[design/flow/config.mk]
export PLATFORM = sky130hd
export DESIGN_NAME = arkanoid_audio
export DESIGN_NICKNAME = arkanoid_audio
export VERILOG_FILES = /design/flow/design.v
export SDC_FILE = /design/flow/constraint.sdc
export NUM_CORES = 4
export LEC_CHECK = 0
export CAP_MARGIN = 20
export CORE_MARGIN = 2
export CORE_UTILIZATION = 72
export CTS_CLUSTER_DIAMETER = 400
export CTS_CLUSTER_SIZE = 98
export PLACE_DENSITY = 0.39
export SETUP_SLACK_MARGIN = -0.75
export SLEW_MARGIN = 20
export TNS_END_PERCENT = 5
[design/flow/constraint.sdc]
create_clock -name core_clock -period 8.02 [get_ports {clk_48m}]
set_input_delay 1.6040 -clock core_clock [delete_from_list [all_inputs] [get_ports {clk_48m}]]
set_output_delay 1.6040 -clock core_clock [all_outputs]
set_load 0.01 [all_outputs]
[design/flow/design.v]
module jt49_dcrm2 #(parameter sw=8) (
    input                clk,
    input                cen,
    input                rst,
    input         [sw-1:0]  din,
    output signed [sw-1:0]  dout
);
localparam dw=10;  
reg  signed [sw+dw:0] integ, exact, error;
reg  signed [sw:0] pre_dout;
reg signed [sw:0] q;
always @(*) begin
    exact = integ+error;
    q = exact[sw+dw:dw];
    pre_dout  = { 1'b0, din } - q;
end
assign dout = pre_dout[sw-1:0];
always @(posedge clk)
    if( rst ) begin
        integ <= {sw+dw+1{1'b0}};
        error <= {sw+dw+1{1'b0}};
    end else if( cen ) begin
        integ <= integ + pre_dout;  
        error <= exact-{q, {dw{1'b0}}};
    end
endmodule
module iir_1st_order
#(
	parameter COEFF_WIDTH = 18,
	parameter COEFF_SCALE = 15,
	parameter DATA_WIDTH  = 16,
	parameter COUNT_BITS  = 10
)
(
	input clk,
	input reset,
	input [COUNT_BITS - 1 : 0] div,
	input signed [COEFF_WIDTH - 1 : 0] A2, B1, B2,
   input signed [DATA_WIDTH - 1 :0] in,
   output [DATA_WIDTH - 1:0] out
);
	reg signed [DATA_WIDTH-1:0] x0,x1,y0;
	reg signed [DATA_WIDTH + COEFF_WIDTH - 1 : 0] out32;
	reg [COUNT_BITS - 1:0] count;
	assign out = y0;
	always @ (*) begin
		out32 <= (B1*x0 + B2*x1) - A2*y0;  
	end
	always @ (posedge clk) begin
		if(reset) begin
			count <= 0;
			x0 <= 0;
			x1 <= 0;
			y0 <= 0;
		end
		else begin
			count <= count + 1'd1;
			if (count == div - 1) begin
					count <= 0;
					y0 <= {out32[DATA_WIDTH + COEFF_WIDTH - 1] , out32[COEFF_SCALE + DATA_WIDTH - 2 : COEFF_SCALE]};
					x1 <= x0;
					x0 <= in;
			end
		end
	end
endmodule  
module iir_2nd_order
#(
	parameter COEFF_WIDTH = 18,
	parameter COEFF_SCALE = 14,
	parameter DATA_WIDTH  = 16,
	parameter COUNT_BITS  = 10
)
(
	input clk,
	input reset,
	input [COUNT_BITS - 1 : 0] div,
	input signed [COEFF_WIDTH - 1 : 0] A2, A3, B1, B2, B3,
   input signed [DATA_WIDTH - 1 : 0] in,
   output [DATA_WIDTH - 1 : 0] out
);
	reg signed [DATA_WIDTH-1 : 0] x0,x1,x2;
	reg signed [DATA_WIDTH-1 : 0] y0,y1;
	reg signed [(DATA_WIDTH + COEFF_WIDTH - 1) : 0] out32;
	reg [COUNT_BITS : 0] count;
	assign out = y0;
	always @ (*) begin
		out32 <= (B1*x0 + B2*x1 + B3*x2) - (A2*y0 + A3*y1);  
	end
	always @ (posedge clk) begin
		if(reset) begin
			count <=  0;
			x0 <= 0;
			x1 <= 0;
			x2 <= 0;
			y0 <= 0;
			y1 <= 0; 
		end
		else begin
			count <= count + 1'd1;
			if (count == div - 1) begin
					count <= 0;
					y1 <= y0;
					y0 <= {out32[DATA_WIDTH + COEFF_WIDTH - 1] , out32[(DATA_WIDTH + COEFF_SCALE - 2) : COEFF_SCALE]};
					x2 <= x1;
					x1 <= x0;
					x0 <= in;
			end
		end
	end
endmodule  
module arkanoid_lpf(
	input clk,
	input reset,
	input signed [15:0] in,
	output signed [15:0] out);
	wire [9:0] div = 10'd256;  
	wire signed [17:0] A2;
	wire signed [17:0] B2;
	wire signed [17:0] B1;
	wire signed [15:0] audio_post_lpf1;
	assign A2 = -18'd18211;
	assign B1 = 18'd7278;
	assign B2 = 18'd7278;
	iir_1st_order lpf6db(.clk(clk),
								.reset(reset),
								.div(div),
								.A2(A2),
								.B1(B1),
								.B2(B2),
								.in(in),
								.out(audio_post_lpf1)); 
	assign out = audio_post_lpf1;
endmodule
module arkanoid_audio
(
	input                clk_48m,
	input                reset,       
	input          [9:0] sound_raw,   
	input                pause,
	input                vol_boost,
	output signed [15:0] sound
);
reg [8:0] div;
always @(posedge clk_48m) begin
	if(!reset)
		div <= 9'd0;
	else
		div <= div + 9'd1;
end
wire dcrm_cen = !div;
wire signed [15:0] sound_dcrm;
jt49_dcrm2 #(16) dcrm
(
	.clk(clk_48m),
	.cen(dcrm_cen),
	.rst(~reset),
	.din({5'd0, sound_raw}),
	.dout(sound_dcrm)
);
wire signed [15:0] sound_filtered;
arkanoid_lpf lpf
(
	.clk(clk_48m),
	.reset(~reset),
	.in(sound_dcrm),
	.out(sound_filtered)
);
assign sound = pause ? 16'd0 : vol_boost ? (sound_filtered <<< 16'd5) : (sound_filtered <<< 16'd4);
endmodule
[design/flow/run.sh]
#!/bin/bash
# the make line also repeats each setting of config.mk as NAME=value (left out here)
make -C /OpenROAD-flow-scripts/flow DESIGN_CONFIG=/design/flow/config.mk WORK_HOME=/design/flow/orfs CLKGATE_MAP_FILE= finish
==> qor.yml, run 1 <==
slowest_delay_ps: 570
h-tree-depth: 3
num_vias: 18170
rr_startpoint: "lpf.lpf6db.x0[8]$_SDFFE_PN0P_"
critical_path_required_ps: 8280
synth.distinct_cells: 86
check.faults: "setup timing"
syn_area_mm2: 0.0222
r2r-end: "lpf.lpf6db.y0[15]$_SDFFE_PN0P_"
area_leaders: "fa_1, ha_1, inv_1"
ys_sh_adder_pct: 51.0
synth_top_area_share_pct: 32.0
cts_buffers: 9
reg2reg_slack_ps: -1840
hold_violations: 0
logic_family: "adder cells"
drv_cap: 0
compound_area_share_pct: 11.3
first_pass_iters: 7
ys_seq_share_pct: 9.39
rsz0062_at_grt: "true"
first_iter_violations: 1267
critPathCaptureType: "flop"
crit_start: "lpf.lpf6db.x0[8]$_SDFFE_PN0P_"
fmax_ghz: 0.101
timing.final.crit_period_ps: 9860
setup_slack_ps: -1840
relSlewSlack_pct: 31.3
max-vdd-ir-drop_mv: 0.302
final_cell_area_mm2: 0.0257
antenna_found_initial: 0
synthMuxAreaShare_pct: 0.903
syn_avg_cell_area_um2: 9.01
place_hpwl_um: 50000
cts_tree: "done"
arrival_ps: 10110
min_path_type: "flop to flop"
hold_start: "dcrm.error[6]$_SDFFE_PN0N_"
globalplace.congestion: 0.981
cp-endpoint: "lpf.lpf6db.y0[15]$_SDFFE_PN0P_"
root_buffer: "clkbuf_16"
power_leakage_nw: 13.5
synthCells: 2463
pg_comb_mw: 1.50
slowest_stage: "fa_1"
finalSetupViolations: 16
seq_power_uw: 670
post-route-util_pct: 84.4
maxSlewViolCount: 0
synth_dominant_cell_count: "inv_1"
nets: 3467
die-area_mm2: 0.0322
clock_sinks: 104
synth_area_leader_cell: "fa_1"
maxPowerGroup: "combinational cells"
drtAntennaViolNets: 0
warnings: 59
die_y_um: 180
cp_max_fo: 4
grt_pass1_wl_um: 96600
core-area_mm2: 0.0304
yosys-top-cells-count: "inv_1, fa_1, ha_1"
edf_count: 0
syn_to_final_growth_pct: 15.7
yosys_area_mm2: 0.0222
grt_pass1_vias: 19424
insertion_delay_ps: 400
path_clk_slew_ps: 100
ys_ff: 104
synthArstFlopShare_pct: 0
grt-ovfl-total: 0
crit_buf_inv: 9
rows: 64
share_comb_of_total_power_pct: 56.5
min_path_cells: 2
portBuffers: 25
pin_count: 30
powerClk_uw: 487
remaining_drc_errors: 0
tns_ps: -17940
synth-xor-area-share_pct: 6.36
switching_share_pct: 45.5
pwr-share-clk_pct: 18.3
internal_power_mw: 1.45
routedWlPerCell_um: 19.0
cp.depth: 41
criticalPathCategory: "flop to flop"
cp-start-kind: "flop"
skew_ps: 22.6
ys_sh_simple_pct: 10.1
clockBufferDepth: 2
ff_type: "dfxtp_1"
tightest_slew_ps: 1030
p_per_area_mw_per_mm2: 104
status: "complete, but fails checks"
dpl_cell_area_mm2: 0.0251
ff2ff_path_depth: 41
yosys_warnings: 4
fp-utilization_pct: 72.9
hold_end: "dcrm.error[6]$_SDFFE_PN0N_"
die_w_um: 180
routed_wirelength_um: 60000
grt_max_degree: 57
ys_cells: 2463
grt_usage_pct: 38.1
finalClockPeriodUsage_pct: 123
p_sw_mw: 1.21
p_seq_share_pct: 25.2
path_delay_family: "adder cells"
timing.critical_path.mode_cell: "fa_1"
post_drt_via_cell_ratio: 5.74
antenna-diode-count: 0
==> final cells by class <==
class                   instances  area, um2
fillers                      1867       4760
flip-flops and latches        104       2110
clock inverters                 7       66.3
well taps                     396        495
multi-input cells            1739      18100
clock buffers                   9        225
inverters                     576       2160
repair buffers                332       2560
==> routing by layer <==
layer	up-vias	track usage (%)	share of wire, %
li1	8447	-	-
met1	8835	44.7	38
met4	0	19.4	5.5
met3	217	8.41	7.2
met5	-	0	0
met2	671	65.7	49
==> metrics by stage <==
stage          cells  total power, mW  setup WS [ps]  hold WS [ps]
2_1_floorplan   2466             1.84          -1070           430
3_3_place_gp    3141             2.10          -1450           441
3_5_place_dp    3141             2.15          -1780           454
4_1_cts         3163             2.64          -1620           466
5_1_grt         3163             2.86          -2130           488
6_report        3163             2.66          -1840           464
==> timing repair <==
item,4_1_cts,5_1_grt
gates resized,38,19
endpoints found under the setup margin,13,16
gates cloned,0,0
pin swaps,47,18
buffers inserted,6,0
hold buffers,0,0
==> run 2: changes to the inputs <==
CELL_PAD_IN_SITES_GLOBAL_PLACEMENT = 0   (was unset)
CORE_MARGIN = 3   (was 2)
CORE_UTILIZATION = 63   (was 72)
CTS_CLUSTER_DIAMETER = 44   (was 400)
CTS_CLUSTER_SIZE = unset   (was 98)
PLACE_DENSITY = 0.48   (was 0.39)
SETUP_SLACK_MARGIN = 3.93   (was -0.75)
TNS_END_PERCENT = unset   (was 5)
clock period = 14.2 ns   (was 8.02 ns; I/O delays follow)
==> qor.yml, run 2 <==
p_per_area_mw_per_mm2: 63.7  # -38%
maxPowerGroup: "combinational cells"
relSlewSlack_pct: 35.3  # +4.0 points
slowest_delay_ps: 600  # +30 ps
busiest_layer: "met2"
drv_cap: 0  # unchanged
criticalPathCategory: "flop to flop"
syn_area_mm2: 0.0222  # unchanged
crit_buf_inv: 6  # -3
clockBufferDepth: 2  # unchanged
pin_count: 30  # unchanged
ys_ff: 104  # unchanged
tightest_slew_ps: 967  # -62.3 ps
timing.final.crit_period_ps: 9810  # -44.5 ps
ys_cells: 2463  # unchanged
r2r-end: "lpf.lpf6db.y0[14]$_SDFFE_PN0P_"
use_met1_pct: 37.8  # -7.0 points
timing.critical_path.mode_cell: "fa_1"
rows: 68  # +6.3%
synthArstFlopShare_pct: 0  # unchanged
pwr-share-clk_pct: 18.1  # -0.2 points
hold_start: "dcrm.error[9]$_SDFFE_PN0N_"
fp-utilization_pct: 64.1  # -8.8 points
min_path_type: "flop to flop"
area_leaders: "fa_1, ha_1, inv_1"
post_drt_via_cell_ratio: 5.54  # -3.5%
grt_util_met3_pct: 5.72  # -2.7 points
fmax_ghz: 0.102  # +0.45%
ys_seq_share_pct: 9.39  # unchanged
synth.distinct_cells: 86  # unchanged
ff2ff_path_depth: 34  # -17%
compound_area_share_pct: 11.3  # unchanged
pg_comb_uw: 831  # -45%
skew_ps: 24.2  # +1.63 ps
globalplace.congestion: 0.953  # -2.8%
met2_usage_pct: 47.6  # -18 points
finalHoldWorstSlack_ps: 462  # -1.63 ps
synthCells: 2463  # unchanged
slowest_stage: "fa_1"
hold_violations: 0  # unchanged
share_comb_of_total_power_pct: 56.3  # -0.2 points
first_iter_violations: 740  # -42%
ff_type: "dfxtp_1"
nets: 3169  # -8.6%
max-vdd-ir-drop_mv: 0.130  # -57%
die-area_mm2: 0.0375  # +16%
core-area_mm2: 0.0346  # +14%
yosys_area_mm2: 0.0222  # unchanged
rr_startpoint: "lpf.lpf6db.x0[10]$_SDFFE_PN0P_"
cts_buffers: 9  # unchanged
yosys_warnings: 4  # unchanged
cp-endpoint: "lpf.lpf6db.y0[14]$_SDFFE_PN0P_"
cts_tree: "done"
finalClockPeriodUsage_pct: 69.1  # -54 points
num_vias: 16208  # -11%
cts_resized: 0  # -100%
hold_buffers: 0  # unchanged
syn_to_final_growth_pct: 4.56
first_pass_iters: 5  # -2
routedWlPerCell_um: 18.0  # -5.1%
maxSlewViolCount: 0  # unchanged
tns_ps: 0  # +17940 ps
place_hpwl_um: 45400  # -9.2%
cp_max_fo: 6  # +2
postCtsSetupRepairBufs: 0  # -6
powerClk_uw: 267  # -45%
synthMuxAreaShare_pct: 0.903  # unchanged
ys_sh_simple_pct: 10.1  # unchanged
synth_area_leader_cell: "fa_1"
warnings: 56  # -5.1%
insertion_delay_ps: 400  # about the same
internal_power_uw: 815  # -44%
portBuffers: 25  # unchanged
synth-xor-area-share_pct: 6.36  # unchanged
yosys-top-cells-count: "inv_1, fa_1, ha_1"
routed_wirelength_um: 52600  # -12%
grt_pass1_wl_um: 85000  # -12%
switching_share_pct: 44.8  # -0.63 points
crit_start: "lpf.lpf6db.x0[10]$_SDFFE_PN0P_"
p_seq_share_pct: 25.7  # +0.5 points
die_w_um: 194  # +7.9%
dp_cells: 2908  # -7.4%
antenna_found_initial: 0  # unchanged
antenna-diode-count: 0  # unchanged
critical_path_required_ps: 14520  # +6240 ps
die_y_um: 194  # +7.9%
finalSetupViolations: 0  # -16
h-tree-depth: 3  # unchanged
ys_sh_adder_pct: 51.0  # unchanged
path_delay_family: "adder cells"
grt-ovfl-total: 0  # unchanged
edf_count: 0  # unchanged
arrival_ps: 10140  # +30 ps
remaining_drc_errors: 0  # unchanged
hold_end: "dcrm.error[9]$_SDFFE_PN0N_"
cp.depth: 34  # -17%
status: "finished clean"
cp-start-kind: "flop"
root_buffer: "clkbuf_16"
syn_avg_cell_area_um2: 9.01  # unchanged
min_path_cells: 2  # unchanged
logic_family: "adder cells"
power_leakage_nw: 12.0  # -11%
drtAntennaViolNets: 0  # unchanged
synth_dominant_cell_count: "inv_1"
p_sw_uw: 662  # -45%
critPathCaptureType: "flop"
path_clk_slew_ps: 90  # about the same
rsz0062_at_grt: "false"
clock_sinks: 104  # unchanged
synth_top_area_share_pct: 32.0  # unchanged
instances_no_fill: 2924  # -7.6%
grt_usage_pct: 28.6  # -9.5 points
grt_pass1_vias: 16538  # -15%
grt_max_degree: 84  # +47%
reg2reg_slack_ps: 4390  # +6220 ps
seq_power_uw: 379  # -43%
==> run 2: layout make-up <==
class	instances	area, um2
sequential	104	2090
clock inverter	6	51.3
timing repair buffer	34	318
tap	455	569
fill	2856	11400
multi-input combinational	1739	17800
clock buffer	10	239
inverter	576	2160
==> run 2: metal layers <==
layer / part of all wire, % / wire, um / up-vias
met1: 44 / 22900 / 7962
met3: 5.4 / 2820 / 80
met4: 3.2 / 1670 / 0
met2: 48 / 25200 / 304
met5: 0 / 0 / -
li1: - / - / 7862
==> run 2: metrics by stage <==
| stage | util (%) | cell area [um2] | setup slack (ps) | total power [mW] |
|---|---|---|---|---|
| finish | 67.0 | 23200 | 4390 | 1.48 |
| CTS | 66.8 | 23100 | 4050 | 1.48 |
| global placement | 65.9 | 22800 | 4230 | 1.18 |
| detailed placement | 65.9 | 22800 | 4130 | 1.20 |
| global route | 67.0 | 23200 | 3930 | 1.60 |
| floorplan | - | 22200 | 4740 | 1.04 |
==> run 3: changes to the inputs <==
ABC_AREA = 1   (was unset)
CELL_PAD_IN_SITES_GLOBAL_PLACEMENT = unset   (was 0)
CORE_MARGIN = 2   (was 3)
CORE_UTILIZATION = 71   (was 63)
CTS_CLUSTER_DIAMETER = 223   (was 44)
CTS_CLUSTER_SIZE = 39   (was unset)
PLACE_DENSITY = unset   (was 0.48)
SETUP_SLACK_MARGIN = unset   (was 3.93)
clock period = 8.11 ns   (was 14.2 ns; I/O delays follow)
==> qor.yml, run 3 <==
syn_avg_cell_area_um2: 8.12  # -9.8%
clock_sinks: 104  # unchanged
compound_area_share_pct: 10.3  # -1.1 points
pin_count: 30  # unchanged
synthMuxAreaShare_pct: 0.0489  # -0.85 points
synth.distinct_cells: 56  # -35%
ys_seq_share_pct: 9.04  # -0.35 points
ff_type: "dfxtp_1"
dpl_cell_area_mm2: 0.0259  # +14%
logic_family: "adder cells"
synth-xor-area-share_pct: 5.51  # -0.84 points
synth_dominant_cell_count: "inv_1"
synth_area_leader_cell: "fa_1"
ys_ff: 104  # unchanged
globalplace.congestion: 1.06  # +11%
ys_cells: 2837  # +15%
synthCells: 2837  # +15%
hold_buffers: 0  # unchanged
root_buffer: "clkbuf_16"
grt_usage_pct: 76.7
dp_cells: 3476  # +20%
syn_area_mm2: 0.0230  # +3.9%
cts_buffers: 9  # unchanged
die-area_mm2: 0.0339  # -9.6%
clockBufferDepth: 2  # unchanged
area_leaders: "fa_1, ha_1, inv_1"
die_w_um: 184  # -4.9%
stop_stage: "global routing (5_1_grt)"
grt-ovfl-total: 103
rows: 65  # -4.4%
synth_top_area_share_pct: 30.8  # -1.2 points
core-area_mm2: 0.0317  # -8.4%
h-tree-depth: 3  # unchanged
place_hpwl_um: 62500  # +38%
yosys_area_mm2: 0.0230  # +3.9%
status: "stopped before the end"
ys_sh_adder_pct: 49.1  # -1.9 points
tool.error: "[ERROR GRT-0232] Routing congestion too high. Check the congestion heatmap in the GUI."
synthArstFlopShare_pct: 0  # unchanged
fp-utilization_pct: 72.6  # +8.6 points
die_y_um: 184  # -4.9%
ys_sh_simple_pct: 12.9  # +2.8 points
yosys_warnings: 4  # unchanged
yosys-top-cells-count: "inv_1, fa_1, ha_1"
portBuffers: 25  # unchanged
edf_count: 0  # unchanged
==> run 3: routing by layer <==
metal  GRT overflow  global-route usage (%)
met5              0                    43.4
met4             44                    77.4
met3              4                    61.6
met2             54                    92.4
met1              1                    75.8
==> run 3: what timing repair did <==
action                                  4_1_cts
resized                                     182
pin swaps                                   140
hold endpoints to repair                      0
endpoints found under the setup margin       16
buffers inserted                             20
==> run 3: stage by stage <==
step	hold slack [ps]	setup slack [ps]	TNS [ps]	utilization, %
CTS	457	-816	-9050	85.5
detailed placement	439	-1090	-13780	81.8
global placement	428	-847	-9000	81.8
floorplan	417	-174	-854	-
==> run 4: changes to the inputs <==
ABC_AREA = unset   (was 1)
CELL_PAD_IN_SITES_DETAIL_PLACEMENT = 0   (was unset)
CELL_PAD_IN_SITES_GLOBAL_PLACEMENT = 2   (was unset)
CORE_ASPECT_RATIO = 0.89   (was unset)
CORE_MARGIN = 7   (was 2)
CORE_UTILIZATION = 20   (was 71)
CTS_CLUSTER_DIAMETER = 292   (was 223)
CTS_CLUSTER_SIZE = 100   (was 39)
GPL_ROUTABILITY_DRIVEN = 0   (was unset)
HOLD_SLACK_MARGIN = 0.12   (was unset)
MAX_ROUTING_LAYER = met4   (was unset)
MIN_ROUTING_LAYER = met1   (was unset)
PLACE_DENSITY = 0.64   (was unset)
SLEW_MARGIN = 40   (was 20)
TNS_END_PERCENT = 15   (was unset)
clock period = 8.89 ns   (was 8.11 ns; I/O delays follow)
==> qor.yml, run 4 <==
status: "complete, but fails checks"
check.faults: "setup timing"
synthArstFlopShare_pct: 0  # unchanged
reg2reg_slack_ps: -630
arrival_ps: 9850
routed_wirelength_um: 63000
die_y_um: 328  # +78%
timing.critical_path.mode_cell: "fa_1"
instances_no_fill: 4160
syn_avg_cell_area_um2: 9.01  # +11%
crit_start: "lpf.lpf6db.x0[11]$_SDFFE_PN0P_"
synth_area_leader_cell: "fa_1"
dpl_cell_area_mm2: 0.0260  # about the same
grt-ovfl-total: 0
final_cell_area_mm2: 0.0264
cp-endpoint: "lpf.lpf6db.y0[15]$_SDFFE_PN0P_"
clock_sinks: 104  # unchanged
syn_area_mm2: 0.0222  # -3.7%
skew_ps: 19.3
hold_violations: 0
warnings: 57
synthCells: 2463  # -13%
antenna_found_initial: 1
p_sw_mw: 1.13
cp-start-kind: "flop"
die-area_mm2: 0.120  # +260%
ff_type: "dfxtp_1"
yosys_warnings: 4  # unchanged
fmax_ghz: 0.105
pwr-share-clk_pct: 19.3
pg_comb_mw: 1.38
maxPowerGroup: "combinational cells"
cp_max_fo: 4
drv_cap: 0
n_fill_cell: 12187
insertion_delay_ps: 420
finalHoldWorstSlack_ps: 463
cp.depth: 38
ys_sh_simple_pct: 10.1  # -2.8 points
grt_usage_pct: 10.8
p_seq_share_pct: 24.5
power_leakage_nw: 13.2
synth_top_area_share_pct: 32.0  # +1.2 points
first_pass_iters: 5
postCtsSetupRepairBufs: 0  # -100%
post-route-util_pct: 24.0
ys_cells: 2463  # -13%
post_drt_via_cell_ratio: 3.93
path_clk_slew_ps: 100
grt_pass1_vias: 17393
synth.distinct_cells: 86  # +54%
synth-xor-area-share_pct: 6.36  # +0.84 points
rows: 115  # +77%
internal_power_mw: 1.32
core-area_mm2: 0.110  # +250%
rr_startpoint: "lpf.lpf6db.x0[11]$_SDFFE_PN0P_"
powerClk_uw: 475
cts_buffers: 9  # unchanged
finalClockPeriodUsage_pct: 107
critical_path_required_ps: 9220
yosys_area_mm2: 0.0222  # -3.7%
remaining_drc_errors: 0
ys_seq_share_pct: 9.39  # +0.35 points
synthMuxAreaShare_pct: 0.903  # +0.85 points
first_iter_violations: 688
hold_end: "lpf.lpf6db.count[0]$_SDFF_PP0_"
portBuffers: 25  # unchanged
logic_family: "adder cells"
max-vdd-ir-drop_mv: 0.0972
share_comb_of_total_power_pct: 56.2
compound_area_share_pct: 11.3  # +1.1 points
edf_count: 0  # unchanged
hold_buffers: 0  # unchanged
setup_slack_ps: -628
min_path_type: "flop to flop"
cts_tree: "done"
yosys-top-cells-count: "inv_1, fa_1, ha_1"
routedWlPerCell_um: 15.1
seq_power_uw: 601
place_hpwl_um: 54900  # -12%
pin_count: 30  # unchanged
tightest_slew_ps: 816
num_vias: 16364
dp_cells: 4144  # +19%
hold_start: "lpf.lpf6db.count[0]$_SDFF_PP0_"
switching_share_pct: 46.1
fp-utilization_pct: 20.1  # -53 points
p_per_area_mw_per_mm2: 92.9
path_delay_family: "adder cells"
h-tree-depth: 3  # unchanged
area_leaders: "fa_1, ha_1, inv_1"
grt_pass1_wl_um: 99900
ys_sh_adder_pct: 51.0  # +1.9 points
slowest_stage: "fa_1"
syn_to_final_growth_pct: 19.2
min_path_cells: 1
critPathCaptureType: "flop"
finalSetupViolations: 12
antenna-diode-count: 0
grt_max_degree: 77
ff2ff_path_depth: 38
rsz0062_at_grt: "true"
relSlewSlack_pct: 45.4
slowest_delay_ps: 540
ys_ff: 104  # unchanged
criticalPathCategory: "flop to flop"
tns_ps: -4060
r2r-end: "lpf.lpf6db.y0[15]$_SDFFE_PN0P_"
maxSlewViolCount: 0
timing.final.crit_period_ps: 9520
root_buffer: "clkbuf_16"
nets: 3398
drtAntennaViolNets: 0
die_w_um: 367  # +99%
crit_buf_inv: 7
clockBufferDepth: 2  # unchanged
synth_dominant_cell_count: "inv_1"
-- run 4: routing by layer --
layer	global-route usage (%)	share of wire [%]
met1	15.5	52
met2	16.3	43
met3	1.82	3.4
met4	1.66	1.1
met5	-	0
-- run 4: layout make-up --
type | count | area [um2] | area share (%)
clock inverters | 6 | 68.8 | 0.260
inverters | 576 | 2160 | 8.18
multi-input cells | 1739 | 18000 | 68.0
flip-flops and latches | 104 | 2100 | 7.95
clock buffers | 10 | 250 | 0.947
well taps | 1462 | 1830 | 6.92
repair buffers | 263 | 2040 | 7.72
-- run 4: per-stage QoR --
step / power [mW] / setup slack (ps)
after floorplan: 1.66 / -205
after detailed placement: 1.98 / -900
after CTS: 2.49 / -678
final: 2.45 / -628
after global routing: 2.68 / -1030
after global placement: 1.98 / -780
-- run 4: what timing repair did --
action,CTS,global route
gates resized,15,24
setup endpoints to repair,13,16
pin swaps,10,12
==> run 5: changes to the inputs <==
ABC_AREA = 0   (was unset)
CELL_PAD_IN_SITES_DETAIL_PLACEMENT = 2   (was 0)
CORE_ASPECT_RATIO = 1.11   (was 0.89)
CORE_MARGIN = 10   (was 7)
CORE_UTILIZATION = 15   (was 20)
CTS_CLUSTER_DIAMETER = 145   (was 292)
CTS_CLUSTER_SIZE = 45   (was 100)
GPL_ROUTABILITY_DRIVEN = unset   (was 0)
GPL_TIMING_DRIVEN = 0   (was unset)
HOLD_SLACK_MARGIN = 0.19   (was 0.12)
MAX_ROUTING_LAYER = met5   (was met4)
MIN_ROUTING_LAYER = unset   (was met1)
PLACE_DENSITY = unset   (was 0.64)
PLACE_DENSITY_LB_ADDON = 0.04   (was unset)
SETUP_SLACK_MARGIN = 1.84   (was unset)
SLEW_MARGIN = 5   (was 40)
TNS_END_PERCENT = 40   (was 15)
clock period = 17.0 ns   (was 8.89 ns; I/O delays follow)
==> qor.yml, run 5 <==
synth.distinct_cells: 86  # unchanged
switching_share_pct: 47.2  # +1.1 points
syn_avg_cell_area_um2: 9.01  # unchanged
min_path_cells: 2  # +1
tns_ps: 0  # +4060 ps
postCtsSetupRepairBufs: 0  # unchanged
timing.final.crit_period_ps: 11140  # +1620 ps
rr_startpoint: "lpf.lpf6db.x0[0]$_SDFFE_PN0P_"
internal_power_uw: 713  # -46%
synthMuxAreaShare_pct: 0.903  # unchanged
reg2reg_slack_ps: 5860  # +6490 ps
synthArstFlopShare_pct: 0  # unchanged
post-route-util_pct: 17.2  # -6.8 points
post_drt_via_cell_ratio: 3.69  # -6.1%
skew_ps: 24.5  # +5.20 ps
power_leakage_nw: 12.1  # -8.0%
fmax_ghz: 0.0898  # -15%
syn_to_final_growth_pct: 13.8
grt_pass1_vias: 19448  # +12%
grt_max_degree: 18  # -77%
die_y_um: 425  # +30%
finalHoldWorstSlack_ps: 463  # +0.744 ps
status: "finished clean"
cts_tree: "done"
min_path_type: "flop to flop"
first_iter_violations: 373  # -46%
remaining_drc_errors: 0  # unchanged
ys_sh_adder_pct: 51.0  # unchanged
synth_top_area_share_pct: 32.0  # unchanged
core-area_mm2: 0.147  # +33%
hold_violations: 0  # unchanged
hold_buffers: 0  # unchanged
compound_area_share_pct: 11.3  # unchanged
first_pass_iters: 4  # -1
finalSetupViolations: 0  # -12
ff2ff_path_depth: 36  # -5.3%
h-tree-depth: 3  # unchanged
ff_type: "dfxtp_1"
finalClockPeriodUsage_pct: 65.5  # -42 points
antenna_found_initial: 0  # -1
place_hpwl_um: 81500  # +48%
portBuffers: 24  # -4.0%
crit_start: "lpf.lpf6db.x0[0]$_SDFFE_PN0P_"
yosys_warnings: 4  # unchanged
routedWlPerCell_um: 20.2  # +33%
nets: 3210  # -5.5%
timing.critical_path.mode_cell: "fa_1"
ys_sh_simple_pct: 10.1  # unchanged
hold_end: "dcrm.error[6]$_SDFFE_PN0N_"
area_leaders: "fa_1, ha_1, inv_1"
cp-endpoint: "lpf.lpf6db.y0[15]$_SDFFE_PN0P_"
edf_count: 0  # unchanged
slowest_delay_ps: 620  # +80 ps
powerClk_uw: 251  # -47%
path_clk_slew_ps: 80  # -20 ps
tightest_slew_ps: 961  # +145 ps
warnings: 54  # -5.3%
rsz0062_at_grt: "false"
arrival_ps: 11470  # +1620 ps
max-vdd-ir-drop_mv: 0.0587  # -40%
logic_area_mm2: 0.0177  # -1.5%
hold_start: "dcrm.error[6]$_SDFFE_PN0N_"
pg_comb_uw: 783  # -43%
synth_area_leader_cell: "fa_1"
clockBufferDepth: 2  # unchanged
seq_power_uw: 316  # -47%
globalplace.congestion: 0.740
synthCells: 2463  # unchanged
share_comb_of_total_power_pct: 58.0  # +1.8 points
synth-xor-area-share_pct: 6.36  # unchanged
cp_max_fo: 7  # +3
drtAntennaViolNets: 0  # unchanged
clock_sinks: 104  # unchanged
logic_family: "adder cells"
cts_resized: 0  # -15
slowest_stage: "dfxtp_1"
regArea_mm2: 0.00208  # -0.83%
grt-ovfl-total: 0  # unchanged
p_sw_uw: 637  # -44%
n_fill_cell: 16808  # +38%
cp-start-kind: "flop"
critPathCaptureType: "flop"
critical_path_required_ps: 17330  # +8110 ps
drv_cap: 0  # unchanged
yosys_area_mm2: 0.0222  # unchanged
yosys-top-cells-count: "inv_1, fa_1, ha_1"
grt_usage_pct: 11.2  # +0.35 points
crit_buf_inv: 4  # -3
pin_count: 30  # unchanged
die-area_mm2: 0.164  # +36%
maxPowerGroup: "combinational cells"
pwr-share-clk_pct: 18.6  # -0.7 points
p_per_area_mw_per_mm2: 53.5  # -42%
ys_ff: 104  # unchanged
ys_seq_share_pct: 9.39  # unchanged
maxSlewViolCount: 0  # unchanged
path_delay_family: "adder cells"
p_seq_share_pct: 23.4  # -1.1 points
relSlewSlack_pct: 35.9  # -9.5 points
criticalPathCategory: "flop to flop"
cts_buffers: 9  # unchanged
grt_pass1_wl_um: 134000  # +34%
p_total_mw: 1.35  # -45%
root_buffer: "clkbuf_16"
synth_dominant_cell_count: "inv_1"
cp.depth: 36  # -5.3%
num_vias: 16467  # +0.63%
syn_area_mm2: 0.0222  # unchanged
die_w_um: 385  # +4.9%
ys_cells: 2463  # unchanged
rows: 148  # +29%
insertion_delay_ps: 430  # about the same
r2r-end: "lpf.lpf6db.y0[15]$_SDFFE_PN0P_"
routed_wirelength_um: 90000  # +43%
fp-utilization_pct: 15.1  # -5.0 points
-- run 5: layout make-up --
| cell class | count | share of cell area [%] |
|---|---|---|
| flip-flops and latches | 104 | 8.26 |
| inverters | 576 | 8.57 |
| multi-input cells | 1739 | 70.2 |
| clock buffers | 9 | 0.893 |
| plain buffers | 47 | 1.00 |
| repair buffers | 28 | 1.09 |
| well taps | 1950 | 9.67 |
| clock inverters | 5 | 0.327 |
| diodes | 1 | 0.00992 |
-- run 5: per-stage QoR --
stage | instance area [um2] | setup WS (ps) | instances
detailed placement | 24900 | 5710 | 4444
finish | 25200 | 5860 | 4459
global route | 25200 | 5210 | 4458
CTS | 25200 | 5640 | 4458
floorplan | 22200 | 7540 | 2466
global placement | 24900 | 5580 | 4440
-- run 5: per-layer routing --
| layer | vias up | routed length, um | global-route usage (%) |
|---|---|---|---|
| met3 | 14 | 965 | 0.871 |
| met5 | - | 0 | 0 |
| met4 | 0 | 535 | 1.34 |
| met1 | 8474 | 39900 | 13.9 |
| met2 | 61 | 48600 | 21.2 |
| li1 | 7918 | - | - |
==> run 6: changes to the inputs <==
ABC_AREA = unset   (was 0)
CAP_MARGIN = 15   (was 20)
CELL_PAD_IN_SITES_DETAIL_PLACEMENT = unset   (was 2)
CELL_PAD_IN_SITES_GLOBAL_PLACEMENT = unset   (was 2)
CORE_ASPECT_RATIO = unset   (was 1.11)
CORE_MARGIN = 2   (was 10)
CORE_UTILIZATION = 71   (was 15)
CTS_CLUSTER_DIAMETER = 29   (was 145)
CTS_CLUSTER_SIZE = 44   (was 45)
GPL_TIMING_DRIVEN = unset   (was 0)
HOLD_SLACK_MARGIN = unset   (was 0.19)
MAX_ROUTING_LAYER = unset   (was met5)
PLACE_DENSITY_LB_ADDON = unset   (was 0.04)
SETUP_SLACK_MARGIN = 2.61   (was 1.84)
SLEW_MARGIN = 20   (was 5)
TNS_END_PERCENT = unset   (was 40)
clock period = 10.6 ns   (was 17.0 ns; I/O delays follow)
==> qor.yml, run 6 <==
status: "finished clean"
crit_start: "lpf.lpf6db.x0[12]$_SDFFE_PN0P_"
rows: 64  # -57%
grt_max_degree: 79  # +61
area_leaders: "fa_1, ha_1, inv_1"
clockBufferDepth: 2  # unchanged
ys_cells: 2463  # unchanged
max-vdd-ir-drop_mv: 0.206  # +250%
cp_max_fo: 4  # -3
p_total_mw: 2.01  # +49%
pg_comb_mw: 1.14  # +46%
ys_ff: 104  # unchanged
synthMuxAreaShare_pct: 0.903  # unchanged
logic_family: "adder cells"
dpl_worst_slack_ps: 878  # -4840 ps
power_leakage_nw: 12.3  # +1.2%
crit_buf_inv: 7  # +3
seq_power_uw: 506  # +60%
cp-start-kind: "flop"
synth.distinct_cells: 86  # unchanged
cts_buffers: 9  # unchanged
ff_type: "dfxtp_1"
fp-utilization_pct: 72.3  # +57 points
p_seq_share_pct: 25.1  # +1.7 points
synth_top_area_share_pct: 32.0  # unchanged
die_w_um: 181  # -53%
hold_end: "dcrm.error[7]$_SDFFE_PN0N_"
slowest_stage: "fa_1"
routedWlPerCell_um: 19.0  # -6.0%
criticalPathCategory: "flop to flop"
hold_start: "dcrm.error[7]$_SDFFE_PN0N_"
antenna_found_initial: 0  # unchanged
n_fill_cell: 2115  # -87%
first_pass_iters: 5  # +1
critical_path_required_ps: 10900  # -6430 ps
die_y_um: 181  # -57%
hold_violations: 0  # unchanged
fmax_ghz: 0.105  # +17%
die-area_mm2: 0.0327  # -80%
r2r-end: "lpf.lpf6db.y0[15]$_SDFFE_PN0P_"
path_delay_family: "adder cells"
warnings: 59  # +9.3%
h-tree-depth: 3  # unchanged
compound_area_share_pct: 11.3  # unchanged
root_buffer: "clkbuf_16"
ff2ff_path_depth: 38  # +5.6%
grt_pass1_wl_um: 89100  # -33%
first_iter_violations: 1103  # +200%
grt_pass1_vias: 17530  # -9.9%
syn_to_final_growth_pct: 9.02
share_comb_of_total_power_pct: 56.5  # -1.5 points
cts_tree: "done"
skew_ps: 12.4  # -12.1 ps
drv_cap: 0  # unchanged
hold_buffers: 0  # unchanged
switching_share_pct: 44.7  # -2.4 points
p_per_area_mw_per_mm2: 83.2  # +56%
clock_sinks: 104  # unchanged
finalClockPeriodUsage_pct: 90.2  # +25 points
timing.critical_path.mode_cell: "fa_1"
min_path_cells: 2  # unchanged
path_clk_slew_ps: 90  # about the same
maxSlewViolCount: 0  # unchanged
ys_seq_share_pct: 9.39  # unchanged
powerClk_uw: 369  # +47%
finalSetupViolations: 0  # unchanged
drtAntennaViolNets: 0  # unchanged
insertion_delay_ps: 390  # -40 ps
tns_ps: 0  # unchanged
grt_usage_pct: 34.7  # +24 points
maxPowerGroup: "combinational cells"
arrival_ps: 9860  # -1610 ps
rr_startpoint: "lpf.lpf6db.x0[12]$_SDFFE_PN0P_"
reg2reg_slack_ps: 1040  # -4820 ps
pin_count: 30  # unchanged
slowest_delay_ps: 550  # -70 ps
ys_sh_adder_pct: 51.0  # unchanged
synth_dominant_cell_count: "inv_1"
ys_sh_simple_pct: 10.1  # unchanged
relSlewSlack_pct: 36.6  # +0.65 points
post-route-util_pct: 78.8  # +62 points
antenna-diode-count: 0  # -1
dp_cells: 2853  # -36%
instances_no_fill: 2910  # -35%
yosys_area_mm2: 0.0222  # unchanged
tightest_slew_ps: 946  # -15.6 ps
portBuffers: 25  # +4.2%
synth-xor-area-share_pct: 6.36  # unchanged
cp-endpoint: "lpf.lpf6db.y0[15]$_SDFFE_PN0P_"
cp.depth: 38  # +5.6%
p_sw_uw: 900  # +41%
num_vias: 16955  # +3.0%
nets: 3214  # +0.12%
critPathCaptureType: "flop"
min_path_type: "flop to flop"
syn_area_mm2: 0.0222  # unchanged
routed_wirelength_um: 55200  # -39%
internal_power_mw: 1.11  # +56%
rsz0062_at_grt: "true"
remaining_drc_errors: 0  # unchanged
place_hpwl_um: 45700  # -44%
grt-ovfl-total: 0  # unchanged
synthCells: 2463  # unchanged
yosys-top-cells-count: "inv_1, fa_1, ha_1"
post_drt_via_cell_ratio: 5.83  # +58%
setup_slack_ps: 1040  # -4820 ps
yosys_warnings: 4  # unchanged
pwr-share-clk_pct: 18.3  # -0.3 points
globalplace.congestion: 0.985  # +33%
synthArstFlopShare_pct: 0  # unchanged
timing.final.crit_period_ps: 9560  # -1580 ps
syn_avg_cell_area_um2: 9.01  # unchanged
core-area_mm2: 0.0307  # -79%
edf_count: 0  # unchanged
synth_area_leader_cell: "fa_1"
[run 6: final cells by class]
cell class,instances,area [um2],share of cell area [%]
clock inverter,6,81.3,0.336
tap,396,495,2.05
timing repair buffer,79,692,2.86
sequential,104,2130,8.81
multi-input combinational,1739,18400,76.1
clock buffer,10,229,0.947
inverter,576,2160,8.94
[run 6: stage by stage]
| stage | instance area [um2] | hold slack (ps) |
|---|---|---|
| 5_1_grt | 24200 | 484 |
| 3_3_place_gp | 23100 | 443 |
| 2_1_floorplan | 22500 | 430 |
| 4_1_cts | 23900 | 463 |
| 3_5_place_dp | 23100 | 447 |
| 6_report | 24200 | 460 |
[run 6: timing repair]
action | CTS | global route
pin swaps | 76 | 60
setup endpoints to repair | 16 | 18
resized | 68 | 48
endpoints found under the hold margin | 0 | 0
setup buffers | 30 | 11
[run 6: metal layers]
metal,share of wire (%),vias up,GRT usage (%)
met5,0,-,0
met4,4.1,0,13.4
met3,5.5,134,5.08
met2,49,501,58.9
met1,41,8376,45.2
li1,-,7944,-
==> run 7: changes to the inputs <==
CAP_MARGIN = 5   (was 15)
CORE_ASPECT_RATIO = 0.87   (was unset)
CORE_UTILIZATION = 72   (was 71)
CTS_CLUSTER_DIAMETER = 376   (was 29)
CTS_CLUSTER_SIZE = unset   (was 44)
HOLD_SLACK_MARGIN = 0.29   (was unset)
MAX_ROUTING_LAYER = met4   (was unset)
PLACE_DENSITY = 0.67   (was unset)
SETUP_SLACK_MARGIN = -0.7   (was 2.61)
TNS_END_PERCENT = 5   (was unset)
clock period = 10.9 ns   (was 10.6 ns; I/O delays follow)
==> qor.yml, run 7 <==
first_iter_violations: 1166  # +5.7%
nets: 3172  # -1.3%
antenna_found_initial: 0  # unchanged
ys_sh_adder_pct: 51.0  # unchanged
synth-xor-area-share_pct: 6.36  # unchanged
pg_comb_mw: 1.10  # -4%
min_path_type: "flop to flop"
h-tree-depth: 3  # unchanged
rsz0062_at_grt: "false"
grt_pass1_vias: 17052  # -2.7%
crit_start: "lpf.lpf6db.x0[8]$_SDFFE_PN0P_"
yosys-top-cells-count: "inv_1, fa_1, ha_1"
area_leaders: "fa_1, ha_1, inv_1"
maxSlewViolCount: 0  # unchanged
synth_top_area_share_pct: 32.0  # unchanged
n_fill_cell: 2242  # +6.0%
die_w_um: 192  # +6.3%
drv_cap: 0  # unchanged
core-area_mm2: 0.0301  # -1.8%
compound_area_share_pct: 11.3  # unchanged
die-area_mm2: 0.0322  # -1.3%
switching_share_pct: 45.6  # +0.84 points
hold_end: "dcrm.error[6]$_SDFFE_PN0N_"
critical_path_required_ps: 11200  # +300 ps
path_delay_family: "adder cells"
grt_max_degree: 95  # +20%
tns_ps: 0  # unchanged
remaining_drc_errors: 0  # unchanged
internal_power_mw: 1.07  # -4.0%
r2r-end: "lpf.lpf6db.y0[14]$_SDFFE_PN0P_"
edf_count: 0  # unchanged
crit_buf_inv: 6  # -1
cp-start-kind: "flop"
max-vdd-ir-drop_mv: 0.217  # +5.5%
slowest_stage: "fa_1"
ys_sh_simple_pct: 10.1  # unchanged
globalplace.congestion: 0.980  # -0.43%
insertion_delay_ps: 390  # about the same
slowest_delay_ps: 630  # +80 ps
seq_power_uw: 488  # -4%
clockBufferDepth: 2  # unchanged
p_seq_share_pct: 24.9  # -0.2 points
cp.depth: 34  # -11%
yosys_area_mm2: 0.0222  # unchanged
drtAntennaViolNets: 0  # unchanged
synthArstFlopShare_pct: 0  # unchanged
yosys_warnings: 4  # unchanged
finalHoldWorstSlack_ps: 462  # +1.88 ps
rows: 59  # -7.8%
synth.distinct_cells: 86  # unchanged
setup_slack_ps: 725  # -318 ps
synthMuxAreaShare_pct: 0.903  # unchanged
hold_start: "dcrm.error[6]$_SDFFE_PN0N_"
place_hpwl_um: 45700  # about the same
hold_violations: 0  # unchanged
power_leakage_nw: 12.0  # -1.8%
regArea_mm2: 0.00208  # -2.2%
portBuffers: 25  # unchanged
grt_usage_pct: 36.0  # +1.2 points
skew_ps: 18.0  # +5.59 ps
warnings: 56  # -5.1%
ys_cells: 2463  # unchanged
pin_count: 30  # unchanged
ys_ff: 104  # unchanged
fp-utilization_pct: 73.6  # +1.3 points
path_clk_slew_ps: 90  # about the same
cts_tree: "done"
root_buffer: "clkbuf_16"
ys_seq_share_pct: 9.39  # unchanged
maxPowerGroup: "combinational cells"
synthCells: 2463  # unchanged
criticalPathCategory: "flop to flop"
logic_area_mm2: 0.0177  # -3.8%
p_sw_uw: 894  # -0.68%
first_pass_iters: 8  # +3
grt-ovfl-total: 0  # unchanged
timing.critical_path.mode_cell: "fa_1"
fmax_ghz: 0.0983  # -6.1%
syn_to_final_growth_pct: 4.15
cp-endpoint: "lpf.lpf6db.y0[14]$_SDFFE_PN0P_"
logic_family: "adder cells"
hold_buffers: 0  # unchanged
tightest_slew_ps: 1130  # +182 ps
cp_max_fo: 6  # +2
powerClk_uw: 378  # +2%
share_comb_of_total_power_pct: 55.9  # -0.6 points
p_per_area_mw_per_mm2: 84.9  # +2.0%
clock_sinks: 104  # unchanged
antenna-diode-count: 0  # unchanged
reg2reg_slack_ps: 730  # -320 ps
rr_startpoint: "lpf.lpf6db.x0[8]$_SDFFE_PN0P_"
arrival_ps: 10480  # +620 ps
min_path_cells: 2  # unchanged
cts_buffers: 9  # unchanged
synth_area_leader_cell: "fa_1"
grt_pass1_wl_um: 86800  # -2.6%
dpl_worst_slack_ps: 828  # -49.3 ps
critPathCaptureType: "flop"
status: "finished clean"
routedWlPerCell_um: 18.6  # -2.2%
syn_avg_cell_area_um2: 9.01  # unchanged
die_y_um: 168  # -7.2%
synth_dominant_cell_count: "inv_1"
relSlewSlack_pct: 24.8  # -12 points
finalClockPeriodUsage_pct: 93.3  # +3.2 points
finalSetupViolations: 0  # unchanged
timing.final.crit_period_ps: 10170  # +618 ps
ff2ff_path_depth: 34  # -11%
pwr-share-clk_pct: 19.3  # +1.0 points
ff_type: "dfxtp_1"
syn_area_mm2: 0.0222  # unchanged
post_drt_via_cell_ratio: 5.78  # -0.80%
cts_resized: 0  # -100%
num_vias: 16576  # -2.2%
postCtsSetupRepairBufs: 0  # -100%
routed_wirelength_um: 53200  # -3.6%
## run 7: layout make-up
type / instances / share of cell area [%]
Multi-Input combinational cell: 1739 / 76.6
Inverter: 576 / 9.36
Tap cell: 396 / 2.14
Timing Repair Buffer: 37 / 1.47
Sequential cell: 104 / 9.01
Clock buffer: 9 / 0.975
Clock inverter: 7 / 0.422
## run 7: stage by stage
stage          area (um2)  std cells  utilization [%]  total power, mW
2_1_floorplan       22200       2466                -             1.35
3_3_place_gp        22800       2852             75.6             1.53
3_5_place_dp        22800       2852             75.6             1.57
4_1_cts             23100       2868             76.7             1.95
5_1_grt             23100       2868             76.7             2.11
6_report            23100       2868             76.7             1.96
## run 7: per-layer routing
metal / wire, um / up-vias / track usage (%)
li1: - / 7849 / -
met1: 23100 / 8131 / 48.0
met2: 25400 / 516 / 57.7
met3: 3450 / 80 / 5.83
met4: 1290 / 0 / 8.96
met5: 0 / - / -
==> run 8: changes to the inputs <==
CAP_MARGIN = 20   (was 5)
CORE_ASPECT_RATIO = unset   (was 0.87)
CTS_CLUSTER_DIAMETER = unset   (was 376)
HOLD_SLACK_MARGIN = unset   (was 0.29)
MAX_ROUTING_LAYER = unset   (was met4)
PLACE_DENSITY = 0.42   (was 0.67)
SETUP_SLACK_MARGIN = unset   (was -0.7)
TNS_END_PERCENT = 15   (was 5)
clock period = 6.35 ns   (was 10.9 ns; I/O delays follow)
==> qor.yml, run 8 <==
status: "complete, but fails checks"
check.faults: "setup timing"
seq_power_uw: 836  # +71%
cts_buffers: 9  # unchanged
rsz0062_at_grt: "true"
antenna-diode-count: 0  # unchanged
synth_top_area_share_pct: 32.0  # unchanged
crit_buf_inv: 8  # +2
first_iter_violations: 2193  # +88%
synth.distinct_cells: 86  # unchanged
grt_pass1_vias: 21986  # +29%
finalClockPeriodUsage_pct: 156  # +63 points
compound_area_share_pct: 11.3  # unchanged
relSlewSlack_pct: 34.1  # +9.3 points
remaining_drc_errors: 0  # unchanged
p_per_area_mw_per_mm2: 148  # +74%
share_comb_of_total_power_pct: 63.6  # +7.7 points
syn_to_final_growth_pct: 23.0
tns_ps: -51510  # -51510 ps
drtAntennaViolNets: 0  # unchanged
routedWlPerCell_um: 23.3  # +25%
crit_start: "lpf.lpf6db.x0[8]$_SDFFE_PN0P_"
instances_no_fill: 3326  # +16%
rows: 64  # +8.5%
yosys_warnings: 4  # unchanged
fmax_ghz: 0.101  # +2.5%
synthArstFlopShare_pct: 0  # unchanged
area_leaders: "fa_1, ha_1, inv_1"
critical_path_required_ps: 6680  # -4520 ps
logic_family: "adder cells"
dp_cells: 3286  # +15%
slowest_stage: "fa_1"
cp.depth: 39  # +15%
skew_ps: 33.5  # +15.5 ps
globalplace.congestion: 0.973  # -0.74%
grt_usage_pct: 44.4  # +8.4 points
first_pass_iters: 9  # +1
finalHoldWorstSlack_ps: 462  # -0.374 ps
grt-ovfl-total: 0  # unchanged
ff_type: "dfxtp_1"
reg2reg_slack_ps: -3580  # -4300 ps
yosys_area_mm2: 0.0222  # unchanged
powerClk_uw: 627  # +66%
insertion_delay_ps: 410  # +20 ps
synth-xor-area-share_pct: 6.36  # unchanged
finalSetupViolations: 22  # +22
drv_cap: 0  # unchanged
path_delay_family: "adder cells"
syn_area_mm2: 0.0222  # unchanged
post-route-util_pct: 89.6  # +13 points
synth_area_leader_cell: "fa_1"
path_clk_slew_ps: 110  # +20 ps
synth_dominant_cell_count: "inv_1"
core-area_mm2: 0.0304  # +1.0%
grt_max_degree: 58  # -39%
yosys-top-cells-count: "inv_1, fa_1, ha_1"
cp-start-kind: "flop"
ys_ff: 104  # unchanged
die-area_mm2: 0.0322  # about the same
post_drt_via_cell_ratio: 6.27  # +8.4%
antenna_found_initial: 0  # unchanged
slowest_delay_ps: 570  # -60 ps
fp-utilization_pct: 72.9  # -0.75 points
pg_comb_mw: 2.56  # +130%
hold_buffers: 0  # unchanged
pwr-share-clk_pct: 15.6  # -3.7 points
hold_start: "dcrm.error[6]$_SDFFE_PN0N_"
root_buffer: "clkbuf_16"
power_leakage_nw: 14.4  # +20%
ys_sh_adder_pct: 51.0  # unchanged
hold_violations: 0  # unchanged
die_w_um: 180  # -6.6%
ys_cells: 2463  # unchanged
internal_power_mw: 2.29  # +110%
place_hpwl_um: 54600  # +20%
p_sw_mw: 1.73  # +94%
portBuffers: 25  # unchanged
ys_seq_share_pct: 9.39  # unchanged
nets: 3630  # +14%
timing.critical_path.mode_cell: "fa_1"
max-vdd-ir-drop_mv: 0.487  # +120%
rr_startpoint: "lpf.lpf6db.x0[8]$_SDFFE_PN0P_"
syn_avg_cell_area_um2: 9.01  # unchanged
grt_pass1_wl_um: 112000  # +29%
warnings: 59  # +5.4%
p_seq_share_pct: 20.8  # -4.1 points
setup_slack_ps: -3580  # -4300 ps
ys_sh_simple_pct: 10.1  # unchanged
h-tree-depth: 3  # unchanged
min_path_type: "flop to flop"
pin_count: 30  # unchanged
routed_wirelength_um: 77400  # +45%
cp-endpoint: "lpf.lpf6db.y0[15]$_SDFFE_PN0P_"
criticalPathCategory: "flop to flop"
critPathCaptureType: "flop"
clockBufferDepth: 2  # unchanged
min_path_cells: 2  # unchanged
edf_count: 0  # unchanged
synthCells: 2463  # unchanged
cp_max_fo: 4  # -2
die_y_um: 180  # +7.0%
cts_tree: "done"
maxPowerGroup: "combinational cells"
maxSlewViolCount: 0  # unchanged
clock_sinks: 104  # unchanged
hold_end: "dcrm.error[6]$_SDFFE_PN0N_"
ff2ff_path_depth: 39  # +15%
arrival_ps: 10260  # -220 ps
r2r-end: "lpf.lpf6db.y0[15]$_SDFFE_PN0P_"
synthMuxAreaShare_pct: 0.903  # unchanged
tightest_slew_ps: 987  # -141 ps
switching_share_pct: 43.1  # -2.5 points
n_fill_cell: 1325  # -41%
num_vias: 20845  # +26%
timing.final.crit_period_ps: 9930  # -248 ps
[run 8: per-layer routing]
| layer | part of all wire, % | global-route usage (%) | up-vias |
|---|---|---|---|
| met5 | 0 | 0 | - |
| met4 | 10 | 32.9 | 0 |
| met3 | 10 | 12.2 | 653 |
| met2 | 47 | 75.4 | 1484 |
| met1 | 33 | 47.4 | 9938 |
| li1 | - | - | 8770 |
[run 8: timing repair]
item	in CTS	in global routing
gates resized	80	59
pin swaps	62	38
hold endpoints to repair	0	0
setup buffers	17	8
setup endpoints to repair	25	30
[run 8: per-stage QoR]
| step | area (um2) | power, mW | worst slack, ps |
|---|---|---|---|
| after global routing | 27300 | 4.28 | -3810 |
| after detailed placement | 26300 | 3.25 | -3310 |
| after CTS | 27000 | 3.90 | -3200 |
| final | 27300 | 4.02 | -3580 |
| after global placement | 26300 | 3.15 | -3000 |
| after floorplan | 22400 | 2.32 | -2740 |
[run 8: cell type report]
class | instances | area [um2] | share of cell area, %
Multi-Input combinational cell | 1739 | 18400 | 67.4
Timing Repair Buffer | 495 | 3840 | 14.1
Inverter | 576 | 2160 | 7.93
Sequential cell | 104 | 2100 | 7.71
Tap cell | 396 | 495 | 1.82
Clock buffer | 10 | 239 | 0.876
Clock inverter | 6 | 50.0 | 0.183
==> run 9: changes to the inputs <==
PLACE_DENSITY = unset   (was 0.42)
TNS_END_PERCENT = unset   (was 15)
clock period = 11.4 ns   (was 6.35 ns; I/O delays follow)
==> qor.yml, run 9 <==
p_sw_uw: 834  # -52%
ys_seq_share_pct: 9.39  # unchanged
cp_max_fo: 6  # +2
remaining_drc_errors: 0  # unchanged
root_buffer: "clkbuf_16"
rows: 64  # unchanged
fp-utilization_pct: 72.9  # unchanged
max-vdd-ir-drop_mv: 0.179  # -63%
cp.depth: 34  # -13%
die-area_mm2: 0.0322  # unchanged
cp-endpoint: "lpf.lpf6db.y0[14]$_SDFFE_PN0P_"
critPathCaptureType: "flop"
edf_count: 0  # unchanged
first_pass_iters: 5  # -4
timing.critical_path.mode_cell: "fa_1"
synthArstFlopShare_pct: 0  # unchanged
min_path_cells: 2  # unchanged
p_total_mw: 1.85  # -54%
ys_ff: 104  # unchanged
r2r-end: "lpf.lpf6db.y0[14]$_SDFFE_PN0P_"
logic_family: "adder cells"
critical_path_required_ps: 11720  # +5040 ps
p_per_area_mw_per_mm2: 80.1  # -46%
compound_area_share_pct: 11.3  # unchanged
die_w_um: 180  # unchanged
pg_comb_mw: 1.05  # -59%
warnings: 56  # -5.1%
cts_buffers: 9  # unchanged
grt_usage_pct: 33.9  # -10 points
ff2ff_path_depth: 34  # -13%
globalplace.congestion: 0.983  # +1.0%
dpl_worst_slack_ps: 1360  # +4660 ps
syn_to_final_growth_pct: 3.90
die_y_um: 180  # unchanged
share_comb_of_total_power_pct: 56.7  # -6.9 points
synth-xor-area-share_pct: 6.36  # unchanged
pin_count: 30  # unchanged
maxPowerGroup: "combinational cells"
hold_buffers: 0  # unchanged
pwr-share-clk_pct: 17.8  # +2.2 points
rsz0062_at_grt: "false"
switching_share_pct: 45.2  # +2.1 points
h-tree-depth: 3  # unchanged
setup_slack_ps: 1280  # +4850 ps
nets: 3170  # -13%
criticalPathCategory: "flop to flop"
grt-ovfl-total: 0  # unchanged
yosys_warnings: 4  # unchanged
hold_violations: 0  # unchanged
ys_cells: 2463  # unchanged
syn_area_mm2: 0.0222  # unchanged
synthCells: 2463  # unchanged
synth_dominant_cell_count: "inv_1"
tightest_slew_ps: 999  # +11.9 ps
grt_pass1_wl_um: 86400  # -23%
slowest_delay_ps: 550  # -20 ps
internal_power_mw: 1.01  # -56%
timing.final.crit_period_ps: 10120  # +197 ps
dp_cells: 2850  # -13%
syn_avg_cell_area_um2: 9.01  # unchanged
fmax_ghz: 0.0988  # -1.9%
grt_max_degree: 86  # +48%
finalClockPeriodUsage_pct: 88.8  # -68 points
reg2reg_slack_ps: 1280  # +4850 ps
synth_top_area_share_pct: 32.0  # unchanged
crit_start: "lpf.lpf6db.x0[9]$_SDFFE_PN0P_"
insertion_delay_ps: 390  # -20 ps
ys_sh_simple_pct: 10.1  # unchanged
routedWlPerCell_um: 18.4  # -21%
instances_no_fill: 2866  # -14%
seq_power_uw: 472  # -44%
portBuffers: 25  # unchanged
crit_buf_inv: 6  # -2
antenna-diode-count: 0  # unchanged
skew_ps: 15.2  # -18.3 ps
powerClk_uw: 328  # -48%
drtAntennaViolNets: 0  # unchanged
tns_ps: 0  # +51510 ps
slowest_stage: "fa_1"
rr_startpoint: "lpf.lpf6db.x0[9]$_SDFFE_PN0P_"
cts_resized: 0  # -100%
hold_start: "dcrm.error[4]$_SDFFE_PN0N_"
maxSlewViolCount: 0  # unchanged
hold_end: "dcrm.error[4]$_SDFFE_PN0N_"
first_iter_violations: 905  # -59%
area_leaders: "fa_1, ha_1, inv_1"
n_fill_cell: 2329  # +76%
routed_wirelength_um: 52900  # -32%
status: "finished clean"
p_seq_share_pct: 25.6  # +4.8 points
cts_tree: "done"
power_leakage_nw: 12.0  # -17%
grt_pass1_vias: 17120  # -22%
arrival_ps: 10450  # +190 ps
regArea_mm2: 0.00208  # -0.95%
synth.distinct_cells: 86  # unchanged
ff_type: "dfxtp_1"
clockBufferDepth: 2  # unchanged
yosys_area_mm2: 0.0222  # unchanged
place_hpwl_um: 45400  # -17%
finalSetupViolations: 0  # -100%
drv_cap: 0  # unchanged
path_delay_family: "adder cells"
min_path_type: "flop to flop"
core-area_mm2: 0.0304  # unchanged
yosys-top-cells-count: "inv_1, fa_1, ha_1"
num_vias: 16455  # -21%
cp-start-kind: "flop"
synthMuxAreaShare_pct: 0.903  # unchanged
ys_sh_adder_pct: 51.0  # unchanged
clock_sinks: 104  # unchanged
relSlewSlack_pct: 33.4  # -0.70 points
logic_area_mm2: 0.0177  # -3.7%
synth_area_leader_cell: "fa_1"
path_clk_slew_ps: 90  # -20 ps
antenna_found_initial: 0  # unchanged
postCtsSetupRepairBufs: 0  # -17
post_drt_via_cell_ratio: 5.74  # -8.4%
## run 9: final cells by class
cell class | count | share of cell area, %
clock inverters | 6 | 0.228
inverters | 576 | 9.38
multi-input cells | 1739 | 76.8
flip-flops and latches | 104 | 9.03
repair buffers | 35 | 1.41
clock buffers | 10 | 0.993
well taps | 396 | 2.15
## run 9: metrics by stage
step                      area [um2]  utilization, %  hold WS, ps
after global placement         22800            74.8          443
after CTS                      23000            75.7          463
final                          23000            75.7          458
after floorplan                22200               -          430
after global routing           23000            75.7          488
after detailed placement       22800            74.8          451
## run 9: per-layer routing
layer	track usage [%]	wire length [um]
met1	44.5	22200
met2	57.7	25800
met3	4.98	3020
met5	0	0
met4	12.2	1880
==> run 10: changes to the inputs <==
CELL_PAD_IN_SITES_DETAIL_PLACEMENT = 0   (was unset)
CELL_PAD_IN_SITES_GLOBAL_PLACEMENT = 0   (was unset)
CORE_ASPECT_RATIO = 0.89   (was unset)
CORE_UTILIZATION = 70   (was 72)
CTS_CLUSTER_SIZE = 77   (was unset)
GPL_ROUTABILITY_DRIVEN = 1   (was unset)
HOLD_SLACK_MARGIN = 0.12   (was unset)
MAX_ROUTING_LAYER = met4   (was unset)
MIN_ROUTING_LAYER = met1   (was unset)
PLACE_DENSITY_LB_ADDON = 0.07   (was unset)
SLEW_MARGIN = 40   (was 20)
clock period = 6.35 ns   (was 11.4 ns; I/O delays follow)
==> qor.yml, run 10 <==
status: "complete, but fails checks"
check.faults: "setup timing"
die-area_mm2: 0.0331  # +2.8%
cp-endpoint: "lpf.lpf6db.y0[15]$_SDFFE_PN0P_"
fmax_ghz: 0.0988  # about the same
warnings: 57  # +1.8%
die_y_um: 172  # -4.2%
cts_buffers: 9  # unchanged
critPathCaptureType: "flop"
pin_count: 30  # unchanged
internal_power_mw: 2.48  # +150%
syn_to_final_growth_pct: 26.7
ys_cells: 2463  # unchanged
p_sw_mw: 2.03  # +140%
n_fill_cell: 1394  # -40%
globalplace.congestion: 1.01  # +2.3%
first_iter_violations: 1900  # +110%
cts_tree: "done"
timing.final.crit_period_ps: 10120  # -3.74 ps
synth_top_area_share_pct: 32.0  # unchanged
rr_startpoint: "lpf.lpf6db.x0[13]$_SDFFE_PN0P_"
p_seq_share_pct: 18.6  # -7.0 points
hold_buffers: 0  # unchanged
reg2reg_slack_ps: -3770  # -5050 ps
slowest_stage: "fa_1"
syn_area_mm2: 0.0222  # unchanged
grt_usage_pct: 44.7  # +11 points
criticalPathCategory: "flop to flop"
ff_type: "dfxtp_1"
power_leakage_nw: 14.5  # +21%
finalSetupViolations: 21  # +21
antenna_found_initial: 2  # +2
slowest_delay_ps: 550  # about the same
arrival_ps: 10420  # -30 ps
yosys_area_mm2: 0.0222  # unchanged
drv_cap: 0  # unchanged
synth_dominant_cell_count: "inv_1"
setup_slack_ps: -3770  # -5050 ps
dpl_cell_area_mm2: 0.0263  # +15%
rsz0062_at_grt: "true"
synth.distinct_cells: 86  # unchanged
synthMuxAreaShare_pct: 0.903  # unchanged
p_per_area_mw_per_mm2: 160  # +100%
num_vias: 20610  # +25%
routed_wirelength_um: 74900  # +42%
compound_area_share_pct: 11.3  # unchanged
cp.depth: 38  # +12%
post_drt_via_cell_ratio: 6.14  # +6.9%
die_w_um: 193  # +7.3%
grt_max_degree: 57  # -34%
ys_ff: 104  # unchanged
core-area_mm2: 0.0312  # +2.6%
crit_start: "lpf.lpf6db.x0[13]$_SDFFE_PN0P_"
ys_seq_share_pct: 9.39  # unchanged
logic_family: "adder cells"
crit_buf_inv: 8  # +2
syn_avg_cell_area_um2: 9.01  # unchanged
r2r-end: "lpf.lpf6db.y0[15]$_SDFFE_PN0P_"
path_clk_slew_ps: 90  # about the same
path_delay_family: "adder cells"
finalClockPeriodUsage_pct: 159  # +71 points
skew_ps: 22.9  # +7.73 ps
area_leaders: "fa_1, ha_1, inv_1"
tightest_slew_ps: 845  # -154 ps
clock_sinks: 104  # unchanged
switching_share_pct: 45.0  # -0.23 points
synthCells: 2463  # unchanged
first_pass_iters: 8  # +3
min_path_type: "flop to flop"
powerClk_uw: 643  # +96%
ys_sh_simple_pct: 10.1  # unchanged
synth-xor-area-share_pct: 6.36  # unchanged
seq_power_uw: 838  # +78%
critical_path_required_ps: 6650  # -5070 ps
maxSlewViolCount: 0  # unchanged
min_path_cells: 2  # unchanged
clockBufferDepth: 2  # unchanged
routedWlPerCell_um: 22.3  # +21%
synth_area_leader_cell: "fa_1"
yosys_warnings: 4  # unchanged
max-vdd-ir-drop_mv: 0.623  # +250%
regArea_mm2: 0.00213  # +2.5%
cp_max_fo: 5  # -1
tns_ps: -53630  # -53630 ps
ff2ff_path_depth: 38  # +12%
hold_end: "dcrm.error[7]$_SDFFE_PN0N_"
nets: 3647  # +15%
grt_pass1_vias: 21320  # +25%
ys_sh_adder_pct: 51.0  # unchanged
share_comb_of_total_power_pct: 67.1  # +10 points
portBuffers: 25  # unchanged
rows: 61  # -4.7%
cp-start-kind: "flop"
grt_pass1_wl_um: 109000  # +26%
pg_comb_mw: 3.02  # +190%
timing.critical_path.mode_cell: "fa_1"
fp-utilization_pct: 71.1  # -1.8 points
edf_count: 0  # unchanged
drtAntennaViolNets: 0  # unchanged
hold_start: "dcrm.error[7]$_SDFFE_PN0N_"
insertion_delay_ps: 410  # +20 ps
pwr-share-clk_pct: 14.3  # -3.5 points
final_cell_area_mm2: 0.0281  # +22%
maxPowerGroup: "combinational cells"
h-tree-depth: 3  # unchanged
logic_area_mm2: 0.0190  # +7.4%
root_buffer: "clkbuf_16"
synthArstFlopShare_pct: 0  # unchanged
hold_violations: 0  # unchanged
relSlewSlack_pct: 43.6  # +10 points
yosys-top-cells-count: "inv_1, fa_1, ha_1"
grt-ovfl-total: 0  # unchanged
remaining_drc_errors: 0  # unchanged
place_hpwl_um: 53900  # +19%
run 10: metal layers:
| metal | wire length [um] | GRT usage (%) |
|---|---|---|
| met4 | 6340 | 27.8 |
| met5 | 0 | - |
| met2 | 34900 | 73.0 |
| met1 | 26600 | 49.6 |
| met3 | 6990 | 11.0 |
run 10: cell type report:
type                            count  area share (%)
Clock inverter                      7           0.316
Clock buffer                        9           0.801
Antenna cell                        2          0.0178
Sequential cell                   104            7.59
Timing Repair Buffer              512            14.1
Multi-Input combinational cell   1739            67.7
Tap cell                          409            1.82
Inverter                          576            7.70
run 10: what timing repair did:
item / 4_1_cts / 5_1_grt
setup buffers: 32 / 25
resized: 147 / 86
pin swaps: 163 / 101
endpoints found under the setup margin: 27 / 28
run 10: metrics by stage:
step	std cells	total power, mW	util, %	setup WS (ps)	hold WS [ps]
floorplan	2466	2.33	-	-2740	430
global placement	3287	3.12	84.2	-3000	439
detailed placement	3287	3.23	84.2	-3320	450
CTS	3334	4.12	88.2	-3120	464
global route	3358	4.74	90.0	-3970	486
finish	3358	4.51	90.0	-3770	462
Power figures rest on the tool's default switching activity, not on a simulated workload.
